## JK
## fsm
module fsm(
    input [15:0] dataIn,
    input R_I,
    input reset,
    input clk,
    output reg r_o,
    output reg [1:0] err,
    output [31:0] dataOut,
    output ready
    );
Size: ~870 flip-flops, roughly 66000 um2 of cells after synthesis.
export LEC_CHECK = 0
export CAP_MARGIN = 20
export CORE_MARGIN = 2
export CORE_UTILIZATION = 71
export CTS_CLUSTER_SIZE = 97
export PLACE_DENSITY_LB_ADDON = 0.04
export SETUP_SLACK_MARGIN = 2.05
export SLEW_MARGIN = 20
create_clock -name core_clock -period 7.11 [get_ports {clk}]
run.sh (not shown) runs the stock make flow with config.mk's settings and CLKGATE_MAP_FILE=.
[JK] flow finished | final checks: failed | reasons: setup timing
Input changes introduced in MS (baseline for comparison: JK):
Settings: CTS_CLUSTER_SIZE: 97 -> unset; ABC_AREA: unset -> 1; PLACE_DENSITY_LB_ADDON: 0.04 -> unset; SETUP_SLACK_MARGIN: 2.05 -> unset; CORE_UTILIZATION: 71 -> 68; the clock period (ns, I/O delays scaled along): 7.11 -> 13.8.
Per the final summary, MS finished and its layout is clean on timing, DRC and antenna. The combinational group power in MS is 0.39 times that in JK. Area share of and-or/or-and cells after synthesis: MS vs JK up 0.64 points. The higher non-clock inverter total of the final layout came out of MS. MS reports a lower total power than JK does. On MS: final area is about 7.5% lower than what JK gave. MS vs JK — via count climbed slightly. Taking JK as the reference, in MS first-iteration detailed-routing DRC count shows a reduction of about 6%, area added between synthesis and finish went down 7.4 points, final worst hold slack went up by 0.0079 ns.
The inputs of AL differ from those of MS as listed below.
Settings: ABC_AREA removed (was 1); CORE_UTILIZATION changed from 68 to 64; the clock period (ns, I/O delays scaled along) changed from 13.8 to 5.1.
- What the final checks of AL revealed, after a flow that finished every stage, was a layout that fails on setup timing.
- MS has higher clock share of power than AL.
- Looking at final design instance area without fill, AL sits 11% higher than MS does.
- In the reports for MS and AL, the larger count of cells resized by post-cts repair belongs to AL.
- Going from MS to AL, internal cell power saw an increase, adder and majority gate portion of the synthesized area saw a decrease, met3 wire length saw a decrease, power saw an increase.


indigo:
fsm again, from the RTL that the note above started with.
==> flow/config.mk <==
export PLATFORM = sky130hd
export DESIGN_NAME = fsm
export DESIGN_NICKNAME = fsm
export VERILOG_FILES = /design/flow/design.v
export SDC_FILE = /design/flow/constraint.sdc
export NUM_CORES = 4
export LEC_CHECK = 0
export ABC_AREA = 1
export CAP_MARGIN = 25
export CELL_PAD_IN_SITES_DETAIL_PLACEMENT = 1
export CORE_MARGIN = 2
export CORE_UTILIZATION = 18
export CTS_CLUSTER_SIZE = 38
export PLACE_DENSITY = 0.74
export SETUP_SLACK_MARGIN = -0.99
export SLEW_MARGIN = 5
==> flow/constraint.sdc <==
create_clock -name core_clock -period 13.0 [get_ports {clk}]
set_input_delay 2.6000 -clock core_clock [delete_from_list [all_inputs] [get_ports {clk}]]
set_output_delay 2.6000 -clock core_clock [all_outputs]
set_load 0.01 [all_outputs]
indigo: flow complete, layout not clean; failing: capacitance limit, slew limit
### indigo -> garnet
Settings: CORE_UTILIZATION: 18 -> 40; ABC_AREA: 1 -> unset; CELL_PAD_IN_SITES_DETAIL_PLACEMENT: 1 -> unset; CTS_CLUSTER_SIZE: 38 -> unset; CORE_MARGIN: 2 -> 3; SETUP_SLACK_MARGIN: -0.99 -> unset; SLEW_MARGIN: 5 -> 0; CAP_MARGIN: 25 -> 20; PLACE_DENSITY: 0.74 -> unset; the clock period (ns, I/O delays scaled along): 13.0 -> 10.0.
==> results <==
Compared with indigo, garnet shows a biggest fanout along the worst timing path that is 3 higher. Measured against each other, garnet and indigo differ in post-synthesis net count, the lower figure coming from garnet. Looking at core utilization, garnet sits above indigo. Going from indigo to garnet, cell count shrank by more than a quarter. Area fraction of clock buffers and clock inverters ends up higher on garnet. garnet: done, clean on timing, DRC and antenna. Note that the pin count of the biggest net entering global routing recorded for garnet amounts to 0.864 times the value seen in indigo. Simple-gate portion of the synthesized area (garnet over indigo): decrease, 0.21 points. Compared with indigo, garnet shows a lower total count of max-transition violations in the final report.
Input-level comparison between ember and garnet:
Settings: CORE_UTILIZATION: 40 -> 72; CORE_MARGIN: 3 -> 2; PLACE_DENSITY_LB_ADDON: unset -> 0.24; SLEW_MARGIN: 0 -> 20; the clock period (ns, I/O delays scaled along): 10.0 -> 9.17.
Results
- Taking garnet as the reference point, the sequential portion of the cell area of ember rises by 0.58 points.
- For the final critical path time including I/O delays and setup, ember came in 0.40 ns lower than garnet did.
- Per the comparison of ember with garnet, die area shrank by about 45%; final net count neither gained nor lost much; worst setup slack down 0.43 ns; post-layout total power shows an increase of 9.2%; wire length went down.
- Between garnet and ember, the flow reports final cell count decreasing by more than 10%.
- ember vs garnet, filler cell count in the final layout went down by 62%.
Here is what was changed in the inputs of juniper compared with ember.
Settings: an added SETUP_SLACK_MARGIN of 1.31; an added TNS_END_PERCENT of 5; an added CTS_CLUSTER_SIZE of 90.
Notes after the runs:
Cmp juniper vs ember: overall routed net length higher in juniper
Non-filler instance count after layout is lower on ember
Leakage power, ember and juniper: smaller value in ember
Relative area change from synthesis to final layout: juniper vs ember up 1.1 points
juniper: combinational share of power higher than ember
For quartz, these inputs were changed with respect to juniper:
Settings: a deleted PLACE_DENSITY_LB_ADDON that had been 0.24; a change of CORE_UTILIZATION from 72 to 71; a deleted SETUP_SLACK_MARGIN that had been 1.31; a change of CTS_CLUSTER_SIZE from 90 to 21; a deleted TNS_END_PERCENT that had been 5; a change of the clock period (ns, I/O delays scaled along) from 9.17 to 7.11.
Notes after the runs:
- To summarise quartz: no stage aborted, but the layout did not pass its checks, failing on setup timing.
- Setup slack in quartz is smaller than in juniper.
- The worst setup path startpoint comes out PW.mant_in[14] in one run and PW.mant_in[13] in the other, namely in quartz and juniper respectively.
- Compared to juniper, quartz has wire length 2.9 mm lower.
- Maximum clock rate on quartz is up relative to juniper.
- Of quartz and juniper, juniper shows the higher total CTS buffers, with quartz below it.
- Per the comparison of quartz with juniper, proportion of synthesized area in mux cells about even, via count normalized by instance count fell 2.9%, via count of the routed design fell 175.
No activity file was given, so power comes from the tool's default toggle rates.
